==> run F: inputs <==
## riscv_pipe
module riscv_pipe (
	input  wire        CLK,
	input  wire        RSTn,
	output wire [11:0] I_MEM_ADDR,
	input  wire [31:0] I_MEM_DI,
	output wire [11:0] D_MEM_ADDR,
	output wire [31:0] D_MEM_DOUT,
	input  wire [31:0] D_MEM_DI,
	output wire        D_MEM_WEN,
	output wire        RF_WE,
	output wire [4:0]  RF_WA,
	output wire [31:0] RF_WD,
	output wire        HALT
);
make LEC_CHECK=0 CAP_MARGIN=5 CORE_MARGIN=2 CORE_UTILIZATION=65 CTS_CLUSTER_DIAMETER=355 SLEW_MARGIN=20 finish   # period 3.01 ns
run.sh (not shown) runs the stock make flow with config.mk's settings and CLKGATE_MAP_FILE=.
==> run P (differences from run F) <==
ABC_AREA = 1   (was not set)
CAP_MARGIN = 25   (was 5)
CELL_PAD_IN_SITES_GLOBAL_PLACEMENT = 1   (was not set)
CORE_MARGIN = 5   (was 2)
CORE_UTILIZATION = 46   (was 65)
CTS_CLUSTER_DIAMETER = 191   (was 355)
CTS_CLUSTER_SIZE = 33   (was not set)
GPL_TIMING_DRIVEN = 0   (was not set)
MAX_ROUTING_LAYER = met5   (was not set)
MIN_ROUTING_LAYER = met2   (was not set)
PLACE_DENSITY = 0.37   (was not set)
SETUP_SLACK_MARGIN = 0.01   (was not set)
SLEW_MARGIN = 15   (was 20)
TNS_END_PERCENT = 95   (was not set)
==> flow/constraint.sdc (replaced) <==
create_clock -name core_clock -period 7.32 [get_ports {CLK}]
set_input_delay 1.4640 -clock core_clock [delete_from_list [all_inputs] [get_ports {CLK}]]
set_output_delay 1.4640 -clock core_clock [all_outputs]
set_load 0.01 [all_outputs]
==> run Y (differences from run F) <==
CAP_MARGIN = 20   (was 5)
CELL_PAD_IN_SITES_DETAIL_PLACEMENT = 1   (was not set)
CORE_UTILIZATION = 30   (was 65)
CTS_CLUSTER_DIAMETER = not set   (was 355)
==> flow/constraint.sdc (replaced) <==
create_clock -name core_clock -period 6.5 [get_ports {CLK}]
set_input_delay 1.3000 -clock core_clock [delete_from_list [all_inputs] [get_ports {CLK}]]
set_output_delay 1.3000 -clock core_clock [all_outputs]
set_load 0.01 [all_outputs]
==> impl_metrics.env <==
# flow metrics
export IMPL_hp_class="reg -> reg"
export IMPL_aoi_share_pct=8.11
export IMPL_tritoncts="built"
export IMPL_top_cells_by_area="edfxtp_1, mux4_2, dfxtp_1"
export IMPL_intPower_uw=38100
export IMPL_status="finished with violations"
export IMPL_signal_buffers=1195
export IMPL_clkCellAreaFrac_pct=5.08
export IMPL_final_setup_viol_count=159
export IMPL_violations="negative setup slack"
export IMPL_crit_end="core.B[25]$_DFF_P_"
export IMPL_maxUsedRoutingLayer="met5"
export IMPL_setup_slack_ps=-506
(the above is from run F)
==> impl_metrics.env <==
# flow metrics
export IMPL_top_cells_by_area="edfxtp_1, mux4_2, dfxtp_1"
export IMPL_aoi_share_pct=8.11
export IMPL_clkCellAreaFrac_pct=5.74
export IMPL_tritoncts="built"
export IMPL_setup_slack_ps=1180
export IMPL_crit_end="core.B[31]$_DFF_P_"
export IMPL_status="no timing/DRC/antenna violations"
export IMPL_signal_buffers=359
export IMPL_tightestPinTransition_ps=1250
export IMPL_intPower_uw=16700
export IMPL_maxUsedRoutingLayer="met5"
(the above is from run Y)
==> impl_metrics.env <==
# flow metrics
export IMPL_gp_congestion=1.79
export IMPL_hold_buffers=0
export IMPL_synth_most_common_cell="nor2_1"
export IMPL_die_x_um=419
export IMPL_aoi_share_pct=20.9
export IMPL_fa_ha_area_share_pct=1.85
export IMPL_lastStage="5_1_grt"
export IMPL_top_cells_by_area="edfxtp_1, dfxtp_1, o21ai_0"
export IMPL_ys_top_cells_by_count="nor2_1, nand2_1, o21ai_0, edfxtp_1, a21oi_1"
export IMPL_dp_cells=12100
export IMPL_stop_error="[ERROR GRT-0116] Global routing finished with congestion. Check the congestion regions in the DRC Viewer."
export IMPL_status="did not finish"
export IMPL_track_usage_pct=114
(the above is from run P)
